==> run X: inputs <==
## cardinal_router
module cardinal_router 
#(
    parameter PACKET_SIZE = 64
)
(
    input clk, reset,                     
    output polarity,
    input cwsi,                          
    output cwri,                         
    input [PACKET_SIZE - 1:0] cwdi,      
    input ccwsi,                         
    output ccwri,                        
    input [PACKET_SIZE - 1:0] ccwdi,     
    input pesi,                          
    output peri,                         
    input [PACKET_SIZE - 1:0] pedi,      
    output cwso,                         
    input cwro,                          
    output [PACKET_SIZE - 1:0] cwdo,     
    output ccwso,                        
    input ccwro,                         
    output [PACKET_SIZE - 1:0] ccwdo,    
    output peso,                         
    input pero,                          
    output [PACKET_SIZE - 1:0] pedo      
);
    wire fullCwi0, fullCwi1, fullCcwi0, fullCcwi1, fullPei0, fullPei1;
    wire emptyCwi0, emptyCwi1, emptyCcwi0, emptyCcwi1, emptyPei0, emptyPei1;
    reg rdEnableCwi0, rdEnableCwi1, rdEnableCcwi0, rdEnableCcwi1, rdEnablePei0, rdEnablePei1;
    reg wrEnableCwi0, wrEnableCwi1, wrEnableCcwi0, wrEnableCcwi1, wrEnablePei0, wrEnablePei1;
    wire [PACKET_SIZE - 1:0] dataCwi0, dataCwi1, dataCcwi0, dataCcwi1, dataPei0, dataPei1;
  ...
clock: 6.22 ns
lec_check: 0
abc_area: 1
cap_margin: 20
cell_pad_in_sites_detail_placement: 2
cell_pad_in_sites_global_placement: 1
core_aspect_ratio: 1.39
core_margin: 6
core_utilization: 40
cts_cluster_size: 66
hold_slack_margin: 0.15
min_routing_layer: met2
place_density_lb_addon: 0.25
setup_slack_margin: 0.08
slew_margin: 20
tns_end_percent: 65
run.sh (not shown) runs the stock make flow with config.mk's settings and CLKGATE_MAP_FILE=.
==> run M (differences from run X) <==
ABC_AREA = not set   (was 1)
CAP_MARGIN = 0   (was 20)
CELL_PAD_IN_SITES_DETAIL_PLACEMENT = not set   (was 2)
CELL_PAD_IN_SITES_GLOBAL_PLACEMENT = not set   (was 1)
CORE_ASPECT_RATIO = not set   (was 1.39)
CORE_MARGIN = 2   (was 6)
CORE_UTILIZATION = 70   (was 40)
CTS_CLUSTER_SIZE = 50   (was 66)
HOLD_SLACK_MARGIN = 0.29   (was 0.15)
MIN_ROUTING_LAYER = not set   (was met2)
PLACE_DENSITY_LB_ADDON = not set   (was 0.25)
SETUP_SLACK_MARGIN = not set   (was 0.08)
TNS_END_PERCENT = not set   (was 65)
==> flow/constraint.sdc (replaced) <==
create_clock -name core_clock -period 1.82 [get_ports {clk}]
set_input_delay 0.3640 -clock core_clock [delete_from_list [all_inputs] [get_ports {clk}]]
set_output_delay 0.3640 -clock core_clock [all_outputs]
set_load 0.01 [all_outputs]
==> run R (differences from run X) <==
ABC_AREA = not set   (was 1)
CELL_PAD_IN_SITES_DETAIL_PLACEMENT = not set   (was 2)
CELL_PAD_IN_SITES_GLOBAL_PLACEMENT = 2   (was 1)
CORE_ASPECT_RATIO = not set   (was 1.39)
CORE_MARGIN = 2   (was 6)
CTS_CLUSTER_SIZE = not set   (was 66)
GPL_TIMING_DRIVEN = 1   (was not set)
HOLD_SLACK_MARGIN = 0.07   (was 0.15)
MIN_ROUTING_LAYER = not set   (was met2)
PLACE_DENSITY_LB_ADDON = not set   (was 0.25)
SETUP_SLACK_MARGIN = not set   (was 0.08)
TNS_END_PERCENT = 25   (was 65)
==> flow/constraint.sdc (replaced) <==
create_clock -name core_clock -period 4.0 [get_ports {clk}]
set_input_delay 0.8000 -clock core_clock [delete_from_list [all_inputs] [get_ports {clk}]]
set_output_delay 0.8000 -clock core_clock [all_outputs]
set_load 0.01 [all_outputs]
==> run G (differences from run X) <==
ABC_AREA = not set   (was 1)
CELL_PAD_IN_SITES_DETAIL_PLACEMENT = 0   (was 2)
CELL_PAD_IN_SITES_GLOBAL_PLACEMENT = not set   (was 1)
CORE_ASPECT_RATIO = not set   (was 1.39)
CORE_MARGIN = 2   (was 6)
CORE_UTILIZATION = 66   (was 40)
CTS_CLUSTER_DIAMETER = 358   (was not set)
CTS_CLUSTER_SIZE = not set   (was 66)
HOLD_SLACK_MARGIN = -0.08   (was 0.15)
MAX_ROUTING_LAYER = met5   (was not set)
MIN_ROUTING_LAYER = not set   (was met2)
PLACE_DENSITY_LB_ADDON = not set   (was 0.25)
SETUP_SLACK_MARGIN = 0.34   (was 0.08)
TNS_END_PERCENT = 10   (was 65)
==> flow/constraint.sdc (replaced) <==
create_clock -name core_clock -period 2.86 [get_ports {clk}]
set_input_delay 0.5720 -clock core_clock [delete_from_list [all_inputs] [get_ports {clk}]]
set_output_delay 0.5720 -clock core_clock [all_outputs]
set_load 0.01 [all_outputs]
==> qor summary <==
Root cell of the clock tree: run G clkbuf_16; run R clkbuf_16; run M clkbuf_16; run X -
Switching power: run G 7280 uW; run R 4991 uW; run M -; run X -
Startpoint class of the critical path: run G flip-flop; run R flip-flop; run M -; run X -
Detailed-route wire length: run G 135700 um; run R 122100 um; run M -; run X -
Combinational group share of total power: run G 0.162; run R 0.130; run M -; run X -
Count of multi-input gates: run G 2557; run R 2557; run M -; run X -
Cell count listed in synth_stat.txt: run G 3655; run R 3655; run M 3655; run X 5708
Critical path's largest stage delay: run G 0.46 ns; run R 0.78 ns; run M -; run X -
Cell class ranked first by area: run G logic gates; run R logic gates; run M -; run X -
Share of power burned in the clock network: run G 0.390; run R 0.421; run M -; run X -
Remaining antenna violation count: run G 0; run R 0; run M -; run X -
Finished layout cell area: run G 42430 um^2; run R 40320 um^2; run M -; run X -
Power Sequential: run G 11800 uW; run R 8430 uW; run M -; run X -
Startpoint of the worst register-to-register path: run G polarityReg$_SDFF_PP0_; run R polarityReg$_SDFF_PP0_; run M -; run X -
Detailed-placement wirelength estimate: run G 64490 um; run R 70500 um; run M 70540 um; run X 125600 um
Area delta synth->final: run G 30.05%; run R 23.59%; run M -; run X -
Run status: run G complete, but fails checks; run R finished clean; run M stopped before the end; run X stopped before the end
Failing step: run G -; run R -; run M global routing (5_1_grt); run X clock tree synthesis (4_1_cts)
Layout check failures: run G negative setup slack; run R -; run M -; run X -
Worst hold path depth: run G 3; run R 2; run M -; run X -
Signal inverters: run G 8; run R 8; run M -; run X -
R2R Setup Slk: run G -0.17 ns; run R 0.82 ns; run M -; run X -
Overall power after layout: run G 26350 uW; run R 18740 uW; run M -; run X -


==> inputs of build 43 <==
Starting RTL as in the previous note.
clock: 4.52 ns
lec_check: 0
cap_margin: 20
cell_pad_in_sites_detail_placement: 0
core_aspect_ratio: 1.37
core_margin: 2
core_utilization: 17
cts_cluster_diameter: 304
max_routing_layer: met5
min_routing_layer: met2
place_density_lb_addon: 0.18
setup_slack_margin: 1.33
slew_margin: 20
tns_end_percent: 30
==> trial 51 (differences from build 43) <==
==> flow/config.mk (replaced) <==
export PLATFORM = sky130hd
export DESIGN_NAME = cardinal_router
export DESIGN_NICKNAME = cardinal_router
export VERILOG_FILES = /design/flow/design.v
export SDC_FILE = /design/flow/constraint.sdc
export NUM_CORES = 4
export LEC_CHECK = 0
export CAP_MARGIN = 20
export CELL_PAD_IN_SITES_DETAIL_PLACEMENT = 1
export CORE_MARGIN = 2
export CORE_UTILIZATION = 62
export CTS_CLUSTER_DIAMETER = 244
export GPL_ROUTABILITY_DRIVEN = 1
export PLACE_DENSITY = 0.6
export SLEW_MARGIN = 20
==> flow/constraint.sdc (replaced) <==
create_clock -name core_clock -period 4.66 [get_ports {clk}]
set_input_delay 0.9320 -clock core_clock [delete_from_list [all_inputs] [get_ports {clk}]]
set_output_delay 0.9320 -clock core_clock [all_outputs]
set_load 0.01 [all_outputs]
==> build 60 (differences from build 43) <==
==> flow/config.mk (replaced) <==
export PLATFORM = sky130hd
export DESIGN_NAME = cardinal_router
export DESIGN_NICKNAME = cardinal_router
export VERILOG_FILES = /design/flow/design.v
export SDC_FILE = /design/flow/constraint.sdc
export NUM_CORES = 4
export LEC_CHECK = 0
export CAP_MARGIN = 20
export CORE_MARGIN = 2
export CORE_UTILIZATION = 40
export SLEW_MARGIN = 20
==> flow/constraint.sdc (replaced) <==
create_clock -name core_clock -period 3.59 [get_ports {clk}]
set_input_delay 0.7180 -clock core_clock [delete_from_list [all_inputs] [get_ports {clk}]]
set_output_delay 0.7180 -clock core_clock [all_outputs]
set_load 0.01 [all_outputs]
==> notes <==
Flip-flop count is the same in build 60 and build 43.
In build 43 the sequential share of layout area is lower than in build 60, by 2.7 points.
Build 60 finished with timing, DRC and antenna clean. Build 43 completed with no timing, DRC or antenna violations. Trial 51 ended with an error in 4_1_cts, error DPL-0033.
In critical path depth, build 43 and build 60 do not differ.
In synthesized cell count, trial 51 and build 60 do not differ.
In build 43 the via count is higher than in build 60, by 42%.


==> inputs of job 4525 <==
Starting RTL as in the previous note.
make LEC_CHECK=0 ABC_AREA=1 CAP_MARGIN=20 CELL_PAD_IN_SITES_DETAIL_PLACEMENT=2 CELL_PAD_IN_SITES_GLOBAL_PLACEMENT=2 CORE_ASPECT_RATIO=1.39 CORE_MARGIN=6 CORE_UTILIZATION=40 CTS_CLUSTER_SIZE=66 HOLD_SLACK_MARGIN=0.15 MIN_ROUTING_LAYER=met2 PLACE_DENSITY_LB_ADDON=0.25 SETUP_SLACK_MARGIN=0.08 SLEW_MARGIN=25 TNS_END_PERCENT=65 finish   # period 6.22 ns
==> inputs of job 3662, as changes to job 4525 <==
==> flow/config.mk (replaced) <==
export PLATFORM = sky130hd
export DESIGN_NAME = cardinal_router
export DESIGN_NICKNAME = cardinal_router
export VERILOG_FILES = /design/flow/design.v
export SDC_FILE = /design/flow/constraint.sdc
export NUM_CORES = 4
export LEC_CHECK = 0
export ABC_AREA = 1
export CAP_MARGIN = 20
export CORE_MARGIN = 2
export CORE_UTILIZATION = 72
export CTS_CLUSTER_DIAMETER = 218
export CTS_CLUSTER_SIZE = 98
export SLEW_MARGIN = 20
==> flow/constraint.sdc (replaced) <==
create_clock -name core_clock -period 2.54 [get_ports {clk}]
set_input_delay 0.5080 -clock core_clock [delete_from_list [all_inputs] [get_ports {clk}]]
set_output_delay 0.5080 -clock core_clock [all_outputs]
set_load 0.01 [all_outputs]
==> inputs of job 4405, as changes to job 4525 <==
==> flow/config.mk (replaced) <==
export PLATFORM = sky130hd
export DESIGN_NAME = cardinal_router
export DESIGN_NICKNAME = cardinal_router
export VERILOG_FILES = /design/flow/design.v
export SDC_FILE = /design/flow/constraint.sdc
export NUM_CORES = 4
export LEC_CHECK = 0
export CAP_MARGIN = 20
export CORE_MARGIN = 2
export CORE_UTILIZATION = 68
export CTS_CLUSTER_SIZE = 37
export MAX_ROUTING_LAYER = met4
export SLEW_MARGIN = 20
==> flow/constraint.sdc (replaced) <==
create_clock -name core_clock -period 2.61 [get_ports {clk}]
set_input_delay 0.5220 -clock core_clock [delete_from_list [all_inputs] [get_ports {clk}]]
set_output_delay 0.5220 -clock core_clock [all_outputs]
set_load 0.01 [all_outputs]
==> comparison table <==
|  | job 3662 | job 4405 | job 4525 |
|---|---|---|---|
| CTS buffer count | 11 | 77 | - |
| Post-Syn Area | 36000 um2 | 32600 um2 | 36000 um2 |
| Number of cell rows | 81 | 80 | 129 |
| Cell count after placement | 6505 | 4446 | 6944 |
| Total setup buffers inserted after CTS | 20 | 27 | - |
| Mux cell area share | 0% | 16.5% | 0% |
| Post-Syn Instances | 5708 | 3655 | 5708 |
| Number of clock sinks | 779 | 779 | - |
| Placed standard-cell area | 40700 um2 | 37400 um2 | 40200 um2 |
| Setup slack after placement | 0.0291 ns | 0.0569 ns | 0.954 ns |
| Vertical die dimension | 228 um | 223 um | 366 um |
| Number of H-tree branching levels | 1 | 3 | - |
| Sequential cell area fraction in the yosys report | 43.4% | 47.8% | 43.4% |
| Detail Placement HPWL | 69.5 mm | 63.9 mm | 113 mm |
| Synthesized chip area reported by yosys | 36000 um2 | 32600 um2 | 36000 um2 |
| Complex-gate fraction of the synthesized area | 14.7% | 16.5% | 14.7% |
| Initial cell density of the core | 73.2% | 68.6% | 40.4% |
| Outcome | aborted with a tool error | failed layout checks | aborted with a tool error |
| Last stage reached | global routing (5_1_grt) | - | clock tree synthesis (4_1_cts) |
| Layout check failures | - | setup timing | - |
| Area share, top type | 43.4% | 47.8% | 43.4% |
| Die Size | 51800 um2 | 49700 um2 | 97400 um2 |
| Number of hold buffers added after CTS | 0 | 0 | - |
| Post-cts sizing count | 627 | 436 | - |
| Yosys cell count | 5708 | 3655 | 5708 |
| Simple Share, Synth | 30.5% | 15.0% | 30.5% |


==> inputs of tundra <==
cardinal_router again, from the RTL that the note above started with.
clock: 6.07 ns
lec_check: 0
cap_margin: 20
cell_pad_in_sites_detail_placement: 1
cell_pad_in_sites_global_placement: 3
core_margin: 2
core_utilization: 18
cts_cluster_diameter: 313
gpl_timing_driven: 1
place_density_lb_addon: 0.18
setup_slack_margin: 0.46
slew_margin: 40
==> harbor: changes against tundra <==
ABC_AREA = 1   (was not set)
CAP_MARGIN = 0   (was 20)
CELL_PAD_IN_SITES_DETAIL_PLACEMENT = not set   (was 1)
CELL_PAD_IN_SITES_GLOBAL_PLACEMENT = not set   (was 3)
CORE_UTILIZATION = 70   (was 18)
CTS_CLUSTER_DIAMETER = not set   (was 313)
CTS_CLUSTER_SIZE = 50   (was not set)
GPL_TIMING_DRIVEN = not set   (was 1)
HOLD_SLACK_MARGIN = 0.29   (was not set)
PLACE_DENSITY_LB_ADDON = not set   (was 0.18)
SETUP_SLACK_MARGIN = 0.48   (was 0.46)
SLEW_MARGIN = 20   (was 40)
==> flow/constraint.sdc (replaced) <==
create_clock -name core_clock -period 1.65 [get_ports {clk}]
set_input_delay 0.3300 -clock core_clock [delete_from_list [all_inputs] [get_ports {clk}]]
set_output_delay 0.3300 -clock core_clock [all_outputs]
set_load 0.01 [all_outputs]
==> quartz: changes against tundra <==
CELL_PAD_IN_SITES_DETAIL_PLACEMENT = not set   (was 1)
CELL_PAD_IN_SITES_GLOBAL_PLACEMENT = not set   (was 3)
CORE_UTILIZATION = 66   (was 18)
CTS_CLUSTER_DIAMETER = 328   (was 313)
GPL_TIMING_DRIVEN = not set   (was 1)
PLACE_DENSITY_LB_ADDON = not set   (was 0.18)
SETUP_SLACK_MARGIN = not set   (was 0.46)
SLEW_MARGIN = 20   (was 40)
==> flow/constraint.sdc (replaced) <==
create_clock -name core_clock -period 2.55 [get_ports {clk}]
set_input_delay 0.5100 -clock core_clock [delete_from_list [all_inputs] [get_ports {clk}]]
set_output_delay 0.5100 -clock core_clock [all_outputs]
set_load 0.01 [all_outputs]
==> impl_metrics.json <==
{
  "grt_antenna_before_repair": 22,
  "slack_of_the_critical_path_ns": 1.43,
  "fp.coreArea_sq_um": 180000,
  "seq_cell_power_w": 0.00556,
  "fmax_ghz": 0.216,
  "result_of_the_run": "finished clean",
  "worst_path_dominant_cell_family": "buffers and inverters"
}
(the above is from tundra)
==> impl_metrics.json <==
{
  "seq_cell_power_w": 0.0133,
  "setup-violations-final": 372,
  "check.faults": "negative setup slack",
  "slack_of_the_critical_path_ns": -0.317,
  "result_of_the_run": "complete, but fails checks"
}
(the above is from quartz)
==> impl_metrics.json <==
{
  "lastStage": "global routing (5_1_grt)",
  "yosys.cell_count.top_type": "sky130_fd_sc_hd__nand2_1",
  "post_synth_most_frequent_cells": "1597 x sky130_fd_sc_hd__nand2_1, 1158 x sky130_fd_sc_hd__nor2_1, 779 x sky130_fd_sc_hd__dfxtp_1",
  "error_message": "[ERROR GRT-0232] Routing congestion too high. Check the congestion heatmap in the GUI.",
  "result_of_the_run": "did not finish",
  "synthesis.instances": 5708,
  "fp.coreArea_sq_um": 51100,
  "post_cts_hold_buffer_count": 0
}
(the above is from harbor)


==> try-delta <==
cardinal_router again, from the RTL that the note above started with.
Settings: LEC_CHECK=0, CAP_MARGIN=20, CORE_MARGIN=2, CORE_UTILIZATION=40, GPL_TIMING_DRIVEN=0, HOLD_SLACK_MARGIN=0.07, SLEW_MARGIN=20; clock period 4.0 ns.
==> try-maple: changes against try-delta <==
--- a/flow/config.mk
+++ b/flow/config.mk
@@ -10,4 +10,2 @@
 export CORE_UTILIZATION = 40
-export GPL_TIMING_DRIVEN = 0
-export HOLD_SLACK_MARGIN = 0.07
 export SLEW_MARGIN = 20
==> comparison table <==
Result of the run: try-delta complete, but fails checks; try-maple complete, no violations
Layout check failures: try-delta setup timing; try-maple -
Filler-free cell count of the finished design: try-delta 5,263; try-maple 5,013
RSZ-0062 raised after global routing: try-delta yes; try-maple no
Switching Share: try-delta 27.3%; try-maple 26.5%
Delay contributed by the slowest stage of the critical path: try-delta 0.49 ns; try-maple 0.59 ns
Final layout net count: try-delta 4,340; try-maple 4,084
Switching component of the power: try-delta 0.00517 W; try-maple 0.00496 W
Pin slew with the least headroom to its limit: try-delta 1.22 ns; try-maple 1.12 ns
Total area of multi-input combinational cells: try-delta 15,700 um2; try-maple 15,800 um2
Worst setup slack after layout: try-delta -0.00903 ns; try-maple 0.419 ns
Worst-case clock skew: try-delta 0.0223 ns; try-maple 0.0242 ns
Maximum VDD drop: try-delta 274 uV; try-maple 326 uV
Count of instances resized after the clock tree is built: try-delta 29; try-maple 0
Post-route total power: try-delta 0.0189 W; try-maple 0.0187 W
Routed vias/inst: try-delta 5.57; try-maple 5.38
Inst Count DP: try-delta 5,115; try-maple 4,857
Diodes inserted: try-delta 1; try-maple 4
Clock latency at the later pin of the worst-skew pair: try-delta 0.65 ns; try-maple 0.64 ns
Met1 demand-to-capacity share in global routing: try-delta 40.4%; try-maple 34.5%
Wire length on met3: try-delta 11,100 um; try-maple 6310 um
P_leak: try-delta 14.2 nW; try-maple 13.9 nW
Worst R2R Path Depth: try-delta 6; try-maple 8
Post-layout minimum cycle time: try-delta 4.01 ns; try-maple 3.58 ns
Maximum number of pins on one net before global-route repair: try-delta 20; try-maple 212
Met1 WL: try-delta 56,100 um; try-maple 49,000 um
Dpl ws: try-delta -0.936 ns; try-maple 0.905 ns
Post-route clock period utilization: try-delta 100%; try-maple 89.5%
Power is estimated from default activity; no workload was simulated.
